==> job 6717: inputs <==
==> flow/design.v <==
module alu_top (
    input             clk,
    input      [7:0]  a,
    input      [7:0]  b,
    input      [3:0]  sel,
    output reg [15:0] out
);
    reg  [7:0]  a_q, b_q;
    reg  [3:0]  sel_q;
    wire [15:0] alu_out;
    always @(posedge clk) begin
        a_q   <= a;
        b_q   <= b;
        sel_q <= sel;
        out   <= alu_out;
    end
    alu u_alu (.a(a_q), .b(b_q), .sel(sel_q), .out(alu_out));
endmodule

`timescale 1ns / 1ps
module alu(
    input [7:0] a,b,
    input [3:0] sel,
    output reg [15:0] out
    );
    always@(*)
        begin
            case(sel)
                4'b0000 : out=a+b;
                4'b0001 : out=a+1;
                4'b0010 : out=a-b;
                4'b0011 : out=a*b;
                4'b0100 : out=(b==0) ? 16'd0 : a/b;
                4'b0101 : out=(b==0) ? 16'd0 : a%b;
                4'b0110 : out=a&b;
                4'b0111 : out=a|b;
                4'b1000 : out=~(a&b);
                4'b1001 : out=~(a|b);
                4'b1010 : out=a^b;
                default: out=0;
            endcase        
        end    
endmodule
==> flow/run.sh <==
#!/bin/bash
# the make line also repeats each setting of config.mk as NAME=value (left out here)
make -C /OpenROAD-flow-scripts/flow DESIGN_CONFIG=/design/flow/config.mk WORK_HOME=/design/flow/orfs CLKGATE_MAP_FILE= finish
==> flow/config.mk <==
export PLATFORM = sky130hd
export DESIGN_NAME = alu_top
export DESIGN_NICKNAME = alu_top
export VERILOG_FILES = /design/flow/design.v
export SDC_FILE = /design/flow/constraint.sdc
export NUM_CORES = 4
export LEC_CHECK = 0
export ABC_AREA = 1
export CAP_MARGIN = 20
export CORE_MARGIN = 2
export CORE_UTILIZATION = 72
export CTS_CLUSTER_DIAMETER = 373
export CTS_CLUSTER_SIZE = 93
export PLACE_DENSITY = 0.44
export SLEW_MARGIN = 20
export TNS_END_PERCENT = 5
==> flow/constraint.sdc <==
create_clock -name core_clock -period 21.9 [get_ports {clk}]
set_input_delay 4.3800 -clock core_clock [delete_from_list [all_inputs] [get_ports {clk}]]
set_output_delay 4.3800 -clock core_clock [all_outputs]
set_load 0.01 [all_outputs]
==> job 8209: changes against job 6717 <==
- ABC_AREA: 1 -> not set
- CTS_CLUSTER_DIAMETER: 373 -> 391
- CTS_CLUSTER_SIZE: 93 -> 100
- PLACE_DENSITY: 0.44 -> 0.39
- SETUP_SLACK_MARGIN: not set -> 4.28
==> flow/constraint.sdc (replaced) <==
create_clock -name core_clock -period 17.3 [get_ports {clk}]
set_input_delay 3.4600 -clock core_clock [delete_from_list [all_inputs] [get_ports {clk}]]
set_output_delay 3.4600 -clock core_clock [all_outputs]
set_load 0.01 [all_outputs]
==> job 7064: changes against job 6717 <==
- CORE_UTILIZATION: 72 -> 68
- CTS_CLUSTER_DIAMETER: 373 -> 237
- CTS_CLUSTER_SIZE: 93 -> 98
- PLACE_DENSITY: 0.44 -> not set
- TNS_END_PERCENT: 5 -> not set
==> flow/constraint.sdc (replaced) <==
create_clock -name core_clock -period 24.6 [get_ports {clk}]
set_input_delay 4.9200 -clock core_clock [delete_from_list [all_inputs] [get_ports {clk}]]
set_output_delay 4.9200 -clock core_clock [all_outputs]
set_load 0.01 [all_outputs]
==> qor summary <==
item	job 8209	job 7064	job 6717
Run status	did not finish	failed layout checks	did not finish
Stage where the flow stopped	detailed placement (3_5_place_dp)	-	global routing (5_1_grt)
Layout check failures	-	negative setup slack	-
Count of placed standard cells including taps	-	1,851	2,093
Die Size	0.01561 mm^2	0.01647 mm^2	0.01558 mm^2
Gpl congestion	1.011	1.019	1.060
Cell with the most instances after synthesis	ha_1	nand2_1	nand2_1
Resized cells post-CTS	-	26	21
Fraction of synthesized area in multiplexers	0.04526	0	0
Post-synthesis area per instance	7.610 um^2	6.542 um^2	6.542 um^2
Setup bufs post-CTS	-	3	4
Register area share after synthesis	0.06842	0.06856	0.06856
Hold buffer count at CTS	-	0	0
Placement-stage worst setup slack	-	-758.6 ps	-2102 ps
Cell Area, Placed	-	0.01129 mm^2	0.01332 mm^2
Area share of the largest cell type after synthesis	0.2019	0.2023	0.2023
Placeable core area	0.01442 mm^2	0.01515 mm^2	0.01442 mm^2
Summed instance area of the synthesized netlist	0.01053 mm^2	0.01051 mm^2	0.01051 mm^2
Basic Gates by Area	0.2318	0.3242	0.3242
Clock buffers created by TritonCTS	-	5	5
Area fraction in compound gates	0.2694	0.1503	0.1503
Vertical die dimension	125.0 um	128.3 um	124.8 um
Number of standard-cell rows in the floorplan	44	45	44
Init Core Util	0.7302	0.6941	0.7288
Cell count after synthesis	1,384	1,607	1,607
CTS sink cnt	-	36	36

========
==> run a <==
// alu_top: RTL as listed in full above, without the edits since
export LEC_CHECK = 0
export ABC_AREA = 1
export CAP_MARGIN = 0
export CELL_PAD_IN_SITES_DETAIL_PLACEMENT = 2
export CELL_PAD_IN_SITES_GLOBAL_PLACEMENT = 2
export CORE_ASPECT_RATIO = 0.86
export CORE_MARGIN = 2
export CORE_UTILIZATION = 70
export CTS_CLUSTER_DIAMETER = 335
export GPL_ROUTABILITY_DRIVEN = 0
export GPL_TIMING_DRIVEN = 1
export HOLD_SLACK_MARGIN = 0.28
export PLACE_DENSITY = 0.53
export SLEW_MARGIN = 40
export TNS_END_PERCENT = 45
create_clock -name core_clock -period 45.0 [get_ports {clk}]
run.sh (not shown) runs the stock make flow with config.mk's settings and CLKGATE_MAP_FILE=.
==> run b (differences from run a) <==
Settings changed: CAP_MARGIN 0 to 20, CELL_PAD_IN_SITES_DETAIL_PLACEMENT 2 to default, CELL_PAD_IN_SITES_GLOBAL_PLACEMENT 2 to default, CORE_ASPECT_RATIO 0.86 to default, CORE_UTILIZATION 70 to 68, CTS_CLUSTER_DIAMETER 335 to 237, CTS_CLUSTER_SIZE from default to 92, GPL_ROUTABILITY_DRIVEN 0 to default, GPL_TIMING_DRIVEN 1 to default, HOLD_SLACK_MARGIN 0.28 to default, PLACE_DENSITY 0.53 to default, SLEW_MARGIN 40 to 20, TNS_END_PERCENT 45 to default.
==> flow/constraint.sdc (replaced) <==
create_clock -name core_clock -period 24.6 [get_ports {clk}]
set_input_delay 4.9200 -clock core_clock [delete_from_list [all_inputs] [get_ports {clk}]]
set_output_delay 4.9200 -clock core_clock [all_outputs]
set_load 0.01 [all_outputs]
==> Implementation_results.wiki <==
== Implementation results ==
{| class="wikitable"
! Metric !! Value
|-
| Result of the run || aborted with a tool error
|-
| Last stage reached || 3_1_place_gp_skip_io
|-
| Stop Error || [ERROR GPL-0301] Utilization 141.093 % exceeds 100%.
|-
| Seq/Total Area, Yosys || 6.86%
|-
| DIE WIDTH || 136 µm
|-
| Row count || 41
|-
| Main logic family after synthesis || simple AND/OR/NAND/NOR gates
|-
| Post-synthesis cell count from yosys || 1607
|-
| Core Footprint || 14700 µm²
|-
| Synth unique cells || 62
|-
| Synth warn || 2
|-
| Die Outline Area || 16000 µm²
|-
| Floorplan die height || 118 µm
|-
| Cell with the most instances after synthesis || sky130_fd_sc_hd__nand2_1
|}
-- figures above: run a

==> Implementation_results.wiki <==
== Run summary ==
{| class="wikitable"
! Metric !! Value
|-
| DIE WIDTH || 128 µm
|-
| Floorplan die height || 128 µm
|-
| Synth-to-Final Area Change || 24.1%
|-
| Core Footprint || 15100 µm²
|-
| Cell with the most instances after synthesis || sky130_fd_sc_hd__nand2_1
|-
| Synth warn || 2
|-
| Row count || 45
|-
| Die Outline Area || 16500 µm²
|-
| Result of the run || finished with violations
|-
| Final number of setup-violating endpoints || 16
|-
| Post-synthesis cell count from yosys || 1607
|-
| Synth unique cells || 62
|-
| Crit path setup slack, layout || -0.696 ns
|-
| Set of violated layout checks || setup timing
|}
-- figures above: run b


========
==> try-indigo: inputs <==
// alu_top: RTL as listed in full above, without the edits since
Settings: LEC_CHECK=0, CAP_MARGIN=20, CORE_MARGIN=2, CORE_UTILIZATION=72, PLACE_DENSITY=0.39, SETUP_SLACK_MARGIN=3.85, SLEW_MARGIN=20; clock period 17.3 ns.
==> try-lagoon: changes against try-indigo <==
--- a/flow/config.mk
+++ b/flow/config.mk
@@ -9,5 +9,3 @@
 export CORE_MARGIN = 2
-export CORE_UTILIZATION = 72
-export PLACE_DENSITY = 0.39
-export SETUP_SLACK_MARGIN = 3.85
+export CORE_UTILIZATION = 40
 export SLEW_MARGIN = 20
==> flow/constraint.sdc (replaced) <==
create_clock -name core_clock -period 32.0 [get_ports {clk}]
set_input_delay 6.4000 -clock core_clock [delete_from_list [all_inputs] [get_ports {clk}]]
set_output_delay 6.4000 -clock core_clock [all_outputs]
set_load 0.01 [all_outputs]
==> try-maple: changes against try-indigo <==
--- a/flow/config.mk
+++ b/flow/config.mk
@@ -10,4 +10,4 @@
 export CORE_UTILIZATION = 72
-export PLACE_DENSITY = 0.39
-export SETUP_SLACK_MARGIN = 3.85
+export PLACE_DENSITY_LB_ADDON = 0.27
 export SLEW_MARGIN = 20
+export TNS_END_PERCENT = 5
==> flow/constraint.sdc (replaced) <==
create_clock -name core_clock -period 26.2 [get_ports {clk}]
set_input_delay 5.2400 -clock core_clock [delete_from_list [all_inputs] [get_ports {clk}]]
set_output_delay 5.2400 -clock core_clock [all_outputs]
set_load 0.01 [all_outputs]
==> notes <==
try-maple never finished: it broke off in 5_1_grt on GRT-0232. try-lagoon went through all stages and came out clean. try-indigo died in 3_5_place_dp, error DPL-0038. Of try-lagoon and try-maple, try-lagoon has the higher die area (gap about 80%, measured against try-maple). In synthesized cell count, try-lagoon and try-maple do not differ. In synthesized area, try-maple and try-lagoon do not differ.
==> figures <==
Status: try-lagoon finished clean; try-indigo aborted with a tool error; try-maple aborted with a tool error
Last stage reached: try-lagoon -; try-indigo 3_5_place_dp; try-maple 5_1_grt
Buffer type at the clock tree root: try-lagoon sky130_fd_sc_hd__clkbuf_16; try-indigo -; try-maple sky130_fd_sc_hd__clkbuf_16
Placed insts: try-lagoon 1753; try-indigo -; try-maple 1670
Number of rows created at floorplan: try-lagoon 59; try-indigo 44; try-maple 44
Die W: try-lagoon 166 µm; try-indigo 125 µm; try-maple 125 µm
Hold-fix buffers, CTS: try-lagoon 0; try-indigo -; try-maple 0
Pre-CTS WS: try-lagoon -0.926 ns; try-indigo -; try-maple -1.53 ns
Total setup buffers inserted after CTS: try-lagoon 0; try-indigo -; try-maple 77
Resized Gates After CTS: try-lagoon 7; try-indigo -; try-maple 52
Floorplan-stage core utilization: try-lagoon 40.5%; try-indigo 73.0%; try-maple 73.0%
GP Congestion: try-lagoon 0.935; try-indigo 1.09; try-maple 1.02
Sinks on Clock Net: try-lagoon 36; try-indigo -; try-maple 36
Clock buffers created by TritonCTS: try-lagoon 5; try-indigo -; try-maple 5
Number of levels the H-tree was split into: try-lagoon 2; try-indigo -; try-maple 2
Placeable core area: try-lagoon 0.0260 mm²; try-indigo 0.0144 mm²; try-maple 0.0144 mm²
Placed standard-cell area: try-lagoon 0.0114 mm²; try-indigo -; try-maple 0.0120 mm²
